==> 02-24 <==
==> flow/design.v <==
module pwmblink(
    input  logic clk,
    input  logic rst,
    output logic RGB_R,
    output logic RGB_B,
    output logic RGB_G
);
    parameter CLKMAX = 12000000;  
    logic [31:0] counter;
    logic [8:0] x;  
    logic [7:0] sharktooth;  
    logic [7:0] red;
    logic [7:0] green;
    logic [7:0] blue;
    always_ff @(posedge clk) begin
        if (rst) begin
            counter <= 0;
            x <= 0;
            sharktooth <= 0;
        end else begin
        if (counter >= CLKMAX/360) begin
            counter <= 0;
            if (x >= 359) begin
                x <= 0;
            end
            else begin
                x <= x + 1;
            end
            end
        else begin
            counter <= counter + 1;
        end
        sharktooth <= sharktooth + 1;
        end
    end
    always_comb begin
        if(x < 60) begin
            green = 255*x/60;
            blue = 0;
            red  = 255;
        end else if (x < 120) begin
            green = 255;
            blue = 0;
            red  = 255 - 255*(x-60)/60;
        end else if (x < 180) begin
            green = 255;
            blue = 255*(x-120)/60;
            red  = 0;
        end else if (x < 240) begin
            green = 255 - 255*(x-180)/60;
            blue = 255;
            red  = 0;
        end else if (x < 300) begin
            green = 0;
            blue = 255;
            red  = 255*(x-240)/60;
        end else begin
            green = 0;
            blue = 255 - 255*(x-300)/60;
            red  = 255;
        end
    end
    assign {RGB_R, RGB_G, RGB_B} = {sharktooth < red, sharktooth < green, sharktooth < blue};
endmodule
==> flow/run.sh <==
#!/bin/bash
# the make line also repeats each setting of config.mk as NAME=value (left out here)
make -C /OpenROAD-flow-scripts/flow DESIGN_CONFIG=/design/flow/config.mk WORK_HOME=/design/flow/orfs CLKGATE_MAP_FILE= finish
==> flow/config.mk <==
export PLATFORM = sky130hd
export DESIGN_NAME = pwmblink
export DESIGN_NICKNAME = pwmblink
export VERILOG_FILES = /design/flow/design.v
export SDC_FILE = /design/flow/constraint.sdc
export NUM_CORES = 4
export LEC_CHECK = 0
export ABC_AREA = 1
export CAP_MARGIN = 20
export CORE_MARGIN = 2
export CORE_UTILIZATION = 72
export CTS_CLUSTER_DIAMETER = 382
export CTS_CLUSTER_SIZE = 97
export PLACE_DENSITY = 0.38
export SETUP_SLACK_MARGIN = 3.29
export SLEW_MARGIN = 20
export TNS_END_PERCENT = 10
==> flow/constraint.sdc <==
create_clock -name core_clock -period 13.5 [get_ports {clk}]
set_input_delay 2.7000 -clock core_clock [delete_from_list [all_inputs] [get_ports {clk}]]
set_output_delay 2.7000 -clock core_clock [all_outputs]
set_load 0.01 [all_outputs]
==> inputs of 07-13, as changes to 02-24 <==
==> flow/config.mk (replaced) <==
export PLATFORM = sky130hd
export DESIGN_NAME = pwmblink
export DESIGN_NICKNAME = pwmblink
export VERILOG_FILES = /design/flow/design.v
export SDC_FILE = /design/flow/constraint.sdc
export NUM_CORES = 4
export LEC_CHECK = 0
export CAP_MARGIN = 20
export CORE_MARGIN = 2
export CORE_UTILIZATION = 58
export SETUP_SLACK_MARGIN = 4.54
export SLEW_MARGIN = 20
==> flow/constraint.sdc (replaced) <==
create_clock -name core_clock -period 31.8 [get_ports {clk}]
set_input_delay 6.3600 -clock core_clock [delete_from_list [all_inputs] [get_ports {clk}]]
set_output_delay 6.3600 -clock core_clock [all_outputs]
set_load 0.01 [all_outputs]
==> inputs of 04-26, as changes to 02-24 <==
==> flow/config.mk (replaced) <==
export PLATFORM = sky130hd
export DESIGN_NAME = pwmblink
export DESIGN_NICKNAME = pwmblink
export VERILOG_FILES = /design/flow/design.v
export SDC_FILE = /design/flow/constraint.sdc
export NUM_CORES = 4
export LEC_CHECK = 0
export CAP_MARGIN = 5
export CORE_MARGIN = 2
export CORE_UTILIZATION = 68
export CTS_CLUSTER_DIAMETER = 43
export MAX_ROUTING_LAYER = met4
export SLEW_MARGIN = 20
==> flow/constraint.sdc (replaced) <==
create_clock -name core_clock -period 13.8 [get_ports {clk}]
set_input_delay 2.7600 -clock core_clock [delete_from_list [all_inputs] [get_ports {clk}]]
set_output_delay 2.7600 -clock core_clock [all_outputs]
set_load 0.01 [all_outputs]
==> inputs of 02-05, as changes to 02-24 <==
==> flow/config.mk (replaced) <==
export PLATFORM = sky130hd
export DESIGN_NAME = pwmblink
export DESIGN_NICKNAME = pwmblink
export VERILOG_FILES = /design/flow/design.v
export SDC_FILE = /design/flow/constraint.sdc
export NUM_CORES = 4
export LEC_CHECK = 0
export ABC_AREA = 1
export CAP_MARGIN = 0
export CORE_ASPECT_RATIO = 1.41
export CORE_MARGIN = 2
export CORE_UTILIZATION = 72
export CTS_CLUSTER_SIZE = 10
export PLACE_DENSITY = 0.42
export SLEW_MARGIN = 20
export TNS_END_PERCENT = 10
==> flow/constraint.sdc (replaced) <==
create_clock -name core_clock -period 34.8 [get_ports {clk}]
set_input_delay 6.9600 -clock core_clock [delete_from_list [all_inputs] [get_ports {clk}]]
set_output_delay 6.9600 -clock core_clock [all_outputs]
set_load 0.01 [all_outputs]
==> results <==
Of 02-24 and 07-13, 02-24 has the higher routed wire length (gap 24%, measured against 07-13). Sequential power: 02-05 < 07-13 < 02-24. The lowest worst setup slack belongs to 02-24, the highest to 02-05. 02-24 finished but fails on setup timing. 02-05 finished clean. 04-26 died in 5_1_grt. 07-13 completed without violations. Between 02-05 and 02-24, the lower first-iteration DRC count is in 02-05 (gap about 56%, measured against 02-24).

==> run a <==
RTL: the design.v shown in full above, as it stands there.
clock: 17.6 ns
lec_check: 0
cap_margin: 20
cell_pad_in_sites_detail_placement: 0
core_aspect_ratio: 0.85
core_margin: 2
core_utilization: 72
cts_cluster_diameter: 346
cts_cluster_size: 21
gpl_timing_driven: 1
min_routing_layer: met1
setup_slack_margin: -0.98
slew_margin: 40
run.sh (not shown) runs the stock make flow with config.mk's settings and CLKGATE_MAP_FILE=.
==> inputs of run b, as changes to run a <==
ABC_AREA = 1   (was default)
CAP_MARGIN = 40   (was 20)
CELL_PAD_IN_SITES_DETAIL_PLACEMENT = default   (was 0)
CORE_ASPECT_RATIO = default   (was 0.85)
CTS_CLUSTER_DIAMETER = default   (was 346)
CTS_CLUSTER_SIZE = 10   (was 21)
GPL_TIMING_DRIVEN = default   (was 1)
HOLD_SLACK_MARGIN = 0.3   (was default)
MIN_ROUTING_LAYER = default   (was met1)
PLACE_DENSITY = 0.42   (was default)
SETUP_SLACK_MARGIN = default   (was -0.98)
SLEW_MARGIN = 20   (was 40)
==> flow/constraint.sdc (replaced) <==
create_clock -name core_clock -period 34.8 [get_ports {clk}]
set_input_delay 6.9600 -clock core_clock [delete_from_list [all_inputs] [get_ports {clk}]]
set_output_delay 6.9600 -clock core_clock [all_outputs]
set_load 0.01 [all_outputs]
==> inputs of run c, as changes to run a <==
CELL_PAD_IN_SITES_DETAIL_PLACEMENT = default   (was 0)
CORE_ASPECT_RATIO = default   (was 0.85)
CORE_UTILIZATION = 66   (was 72)
CTS_CLUSTER_DIAMETER = 324   (was 346)
CTS_CLUSTER_SIZE = default   (was 21)
GPL_TIMING_DRIVEN = default   (was 1)
MAX_ROUTING_LAYER = met4   (was default)
MIN_ROUTING_LAYER = default   (was met1)
SETUP_SLACK_MARGIN = 4.54   (was -0.98)
SLEW_MARGIN = 20   (was 40)
==> flow/constraint.sdc (replaced) <==
create_clock -name core_clock -period 31.8 [get_ports {clk}]
set_input_delay 6.3600 -clock core_clock [delete_from_list [all_inputs] [get_ports {clk}]]
set_output_delay 6.3600 -clock core_clock [all_outputs]
set_load 0.01 [all_outputs]
==> CHANGELOG.md <==
## Flow update

* Outcome: finished with violations
* Cell depth of the worst flop-to-flop path at 12
* Reg2reg start: counter[1]
* Net switching fraction of the power at 56.0%
* Clk latency late pin at 0.31 ns
* Setup WS post-layout at -0.295 ns
* Critical Path End: RGB_R
* Checks failing in the layout checks: negative setup slack
* # diodes at 2
* Final setup vio count at 3
Source of the figures above: run a

==> CHANGELOG.md <==
## Flow update

* Reg2reg start: counter[1]
* # diodes at 0
* Setup WS post-layout at 9.10 ns
* Via density at 6.28
* Final setup vio count at 0
* Outcome: finished clean
* Cell depth of the worst flop-to-flop path at 12
* Hold WC Path Type: reg -> reg
* Unique cell types at 106
Source of the figures above: run c

==> CHANGELOG.md <==
## Flow update

* Outcome: finished clean
* CTS buffer count at 5
* Reg2reg start: x[3]
* All-Layer GR Usage at 41.9%
* Mapped Cells at 2593
* Net switching fraction of the power at 58.0%
* Final setup vio count at 0
* Critical Path End: RGB_G
* # diodes at 0
* Fin Clk Skew at 0.0144 ns
* Cell depth of the worst flop-to-flop path at 7
Source of the figures above: run b


==> v28: inputs <==
Starts from the design.v that is shown in full above.
clock: 21.5 ns
lec_check: 0
abc_area: 1
cap_margin: 25
cell_pad_in_sites_detail_placement: 2
cell_pad_in_sites_global_placement: 1
core_aspect_ratio: 0.85
core_margin: 2
core_utilization: 28
cts_cluster_diameter: 87
gpl_routability_driven: 0
gpl_timing_driven: 0
max_routing_layer: met4
min_routing_layer: met2
slew_margin: 40
==> v23 (differences from v28) <==
- CAP_MARGIN: 25 -> 20
- CELL_PAD_IN_SITES_DETAIL_PLACEMENT: 2 -> unset
- CELL_PAD_IN_SITES_GLOBAL_PLACEMENT: 1 -> unset
- CORE_ASPECT_RATIO: 0.85 -> unset
- CORE_UTILIZATION: 28 -> 72
- CTS_CLUSTER_DIAMETER: 87 -> 382
- CTS_CLUSTER_SIZE: unset -> 97
- GPL_ROUTABILITY_DRIVEN: 0 -> unset
- GPL_TIMING_DRIVEN: 0 -> unset
- MAX_ROUTING_LAYER: met4 -> unset
- MIN_ROUTING_LAYER: met2 -> unset
- PLACE_DENSITY: unset -> 0.38
- SLEW_MARGIN: 40 -> 20
==> flow/constraint.sdc (replaced) <==
create_clock -name core_clock -period 13.5 [get_ports {clk}]
set_input_delay 2.7000 -clock core_clock [delete_from_list [all_inputs] [get_ports {clk}]]
set_output_delay 2.7000 -clock core_clock [all_outputs]
set_load 0.01 [all_outputs]
==> v2 (differences from v28) <==
- ABC_AREA: 1 -> unset
- CAP_MARGIN: 25 -> 20
- CELL_PAD_IN_SITES_DETAIL_PLACEMENT: 2 -> unset
- CELL_PAD_IN_SITES_GLOBAL_PLACEMENT: 1 -> unset
- CORE_ASPECT_RATIO: 0.85 -> unset
- CORE_UTILIZATION: 28 -> 40
- CTS_CLUSTER_DIAMETER: 87 -> unset
- GPL_ROUTABILITY_DRIVEN: 0 -> unset
- GPL_TIMING_DRIVEN: 0 -> unset
- MAX_ROUTING_LAYER: met4 -> unset
- MIN_ROUTING_LAYER: met2 -> unset
- SLEW_MARGIN: 40 -> 20
==> flow/constraint.sdc (replaced) <==
create_clock -name core_clock -period 40.0 [get_ports {clk}]
set_input_delay 8.0000 -clock core_clock [delete_from_list [all_inputs] [get_ports {clk}]]
set_output_delay 8.0000 -clock core_clock [all_outputs]
set_load 0.01 [all_outputs]
==> results <==
                                                                         v23             v28              v2
Placement-stage worst setup slack                                  -0.749 ns         2.67 ns        16.28 ns
Clock network fraction of total power                                   8.1%            8.4%            7.7%
Sequential Area                                                      998 µm²         982 µm²         981 µm²
Internal power of the cells                                          1.04 mW        0.431 mW        0.246 mW
Worst Slack Setup Final                                            -0.858 ns         1.91 ns        16.10 ns
Capturing instance or port of the critical path                        RGB_G           RGB_B           RGB_R
Yosys chip area                                                    18400 µm²       18400 µm²       18400 µm²
# Cells Yosys                                                           2593            2593            2258
Accumulated negative setup slack                                    -2.42 ns            0 ns            0 ns
Sequential logic power                                              0.152 mW       0.0966 mW       0.0516 mW
Estimated wirelength of the detail-placed design                     48.2 mm         60.0 mm         47.0 mm
Status                                              finished with violations  finished clean  finished clean
Violated checks                                         negative setup slack               -               -
Data arrival time at the worst-slack endpoint                       11.66 ns        15.29 ns        15.90 ns
Total power after layout                                             2.22 mW         1.08 mW        0.552 mW
Via count of the first global-routing pass                             19428           28563           16333
Post-synthesis compound-gate area fraction                             10.7%           10.7%           21.6%
Beginning of the worst register-to-register path                 counter[12]            x[3]      counter[1]
Number of ordinary inverters in the final layout                         630             630             433
Antenna violations before repair                                           3               1               1
Max-slew headroom at the worst pin                                     42.5%           38.8%           33.4%
Synthesized area divided by synthesized cell count                  7.10 µm²        7.10 µm²        8.16 µm²
Chip Height                                                           164 µm          240 µm          219 µm

==> job 2113 <==
// pwmblink: RTL as listed in full above, without the edits since
==> flow/config.mk <==
export PLATFORM = sky130hd
export DESIGN_NAME = pwmblink
export DESIGN_NICKNAME = pwmblink
export VERILOG_FILES = /design/flow/design.v
export SDC_FILE = /design/flow/constraint.sdc
export NUM_CORES = 4
export LEC_CHECK = 0
export CAP_MARGIN = 20
export CORE_MARGIN = 2
export CORE_UTILIZATION = 40
export CTS_CLUSTER_DIAMETER = 98
export MIN_ROUTING_LAYER = met2
export SLEW_MARGIN = 20
==> flow/constraint.sdc <==
create_clock -name core_clock -period 40.0 [get_ports {clk}]
set_input_delay 8.0000 -clock core_clock [delete_from_list [all_inputs] [get_ports {clk}]]
set_output_delay 8.0000 -clock core_clock [all_outputs]
set_load 0.01 [all_outputs]
==> inputs of job 2665, as changes to job 2113 <==
Settings changed: CORE_UTILIZATION 40 to 70, CTS_CLUSTER_DIAMETER 98 to 324, MAX_ROUTING_LAYER set to met4, MIN_ROUTING_LAYER met2 to unset, SETUP_SLACK_MARGIN set to -1.82.
==> flow/constraint.sdc (replaced) <==
create_clock -name core_clock -period 26.5 [get_ports {clk}]
set_input_delay 5.3000 -clock core_clock [delete_from_list [all_inputs] [get_ports {clk}]]
set_output_delay 5.3000 -clock core_clock [all_outputs]
set_load 0.01 [all_outputs]
==> inputs of job 253, as changes to job 2113 <==
Settings changed: CAP_MARGIN 20 to 5, CORE_UTILIZATION 40 to 70, CTS_CLUSTER_DIAMETER 98 to 351, CTS_CLUSTER_SIZE set to 40, MIN_ROUTING_LAYER met2 to unset, SETUP_SLACK_MARGIN set to -0.28.
==> flow/constraint.sdc (replaced) <==
create_clock -name core_clock -period 15.1 [get_ports {clk}]
set_input_delay 3.0200 -clock core_clock [delete_from_list [all_inputs] [get_ports {clk}]]
set_output_delay 3.0200 -clock core_clock [all_outputs]
set_load 0.01 [all_outputs]
==> inputs of job 8543, as changes to job 2113 <==
Settings changed: ABC_AREA set to 1, CAP_MARGIN 20 to 5, CTS_CLUSTER_DIAMETER 98 to 368, CTS_CLUSTER_SIZE set to 100, MIN_ROUTING_LAYER met2 to unset, SETUP_SLACK_MARGIN set to -1.91.
==> results <==
Status: job 253 stopped before the end; job 2113 no timing/DRC/antenna violations; job 2665 no timing/DRC/antenna violations; job 8543 no timing/DRC/antenna violations
Last stage reached: job 253 global routing (5_1_grt); job 2113 -; job 2665 -; job 8543 -
Power Combinational: job 253 -; job 2113 486 uW; job 2665 711 uW; job 8543 438 uW
Internal power component: job 253 -; job 2113 248 uW; job 2665 383 uW; job 8543 225 uW
Area share of and-or/or-and cells after synthesis: job 253 0.216; job 2113 0.216; job 2665 0.216; job 8543 0.107
Count of clock buffers in the final design: job 253 -; job 2113 5; job 2665 6; job 8543 5
Crit path launch: job 253 -; job 2113 x[4]; job 2665 x[4]; job 8543 x[3]
Detailed-routed wire length on met3: job 253 -; job 2113 24.8 mm; job 2665 5.05 mm; job 8543 3.27 mm
Crit path capture type: job 253 -; job 2113 output port; job 2665 output port; job 8543 output port
Resized cells post-CTS: job 253 84; job 2113 0; job 2665 0; job 8543 0
Tightest Pin Transition: job 253 -; job 2113 1.17 ns; job 2665 1.03 ns; job 8543 0.946 ns
Kind of start point of the critical path: job 253 -; job 2113 flip-flop; job 2665 flip-flop; job 8543 flip-flop
Area enclosed by the die boundary: job 253 27600 um2; job 2113 47800 um2; job 2665 27600 um2; job 8543 47800 um2
Non-clock inverter total of the final layout: job 253 -; job 2113 433; job 2665 433; job 8543 630

==> v18: inputs <==
// pwmblink: RTL as listed in full above, without the edits since
clock: 13.8 ns
lec_check: 0
cap_margin: 20
core_margin: 2
core_utilization: 72
slew_margin: 20
==> v29 (differences from v18) <==
Settings changed: CAP_MARGIN 20 to 5, CORE_UTILIZATION 72 to 68, CTS_CLUSTER_DIAMETER from default to 351, CTS_CLUSTER_SIZE from default to 40, SETUP_SLACK_MARGIN from default to -0.28.
==> flow/constraint.sdc (replaced) <==
create_clock -name core_clock -period 15.1 [get_ports {clk}]
set_input_delay 3.0200 -clock core_clock [delete_from_list [all_inputs] [get_ports {clk}]]
set_output_delay 3.0200 -clock core_clock [all_outputs]
set_load 0.01 [all_outputs]
==> summary of the runs <==
- v18 stopped in clock tree synthesis (4_1_cts) (DPL-0033). v29 aborted during global routing (5_1_grt) on GRT-0232.
- In v29 the die size is larger than in v18, by about 6%.
- Area after synthesis is the same in v18 and v29.
- Synthesized cell count is the same in v29 and v18.
No activity file was given, so power comes from the tool's default toggle rates.
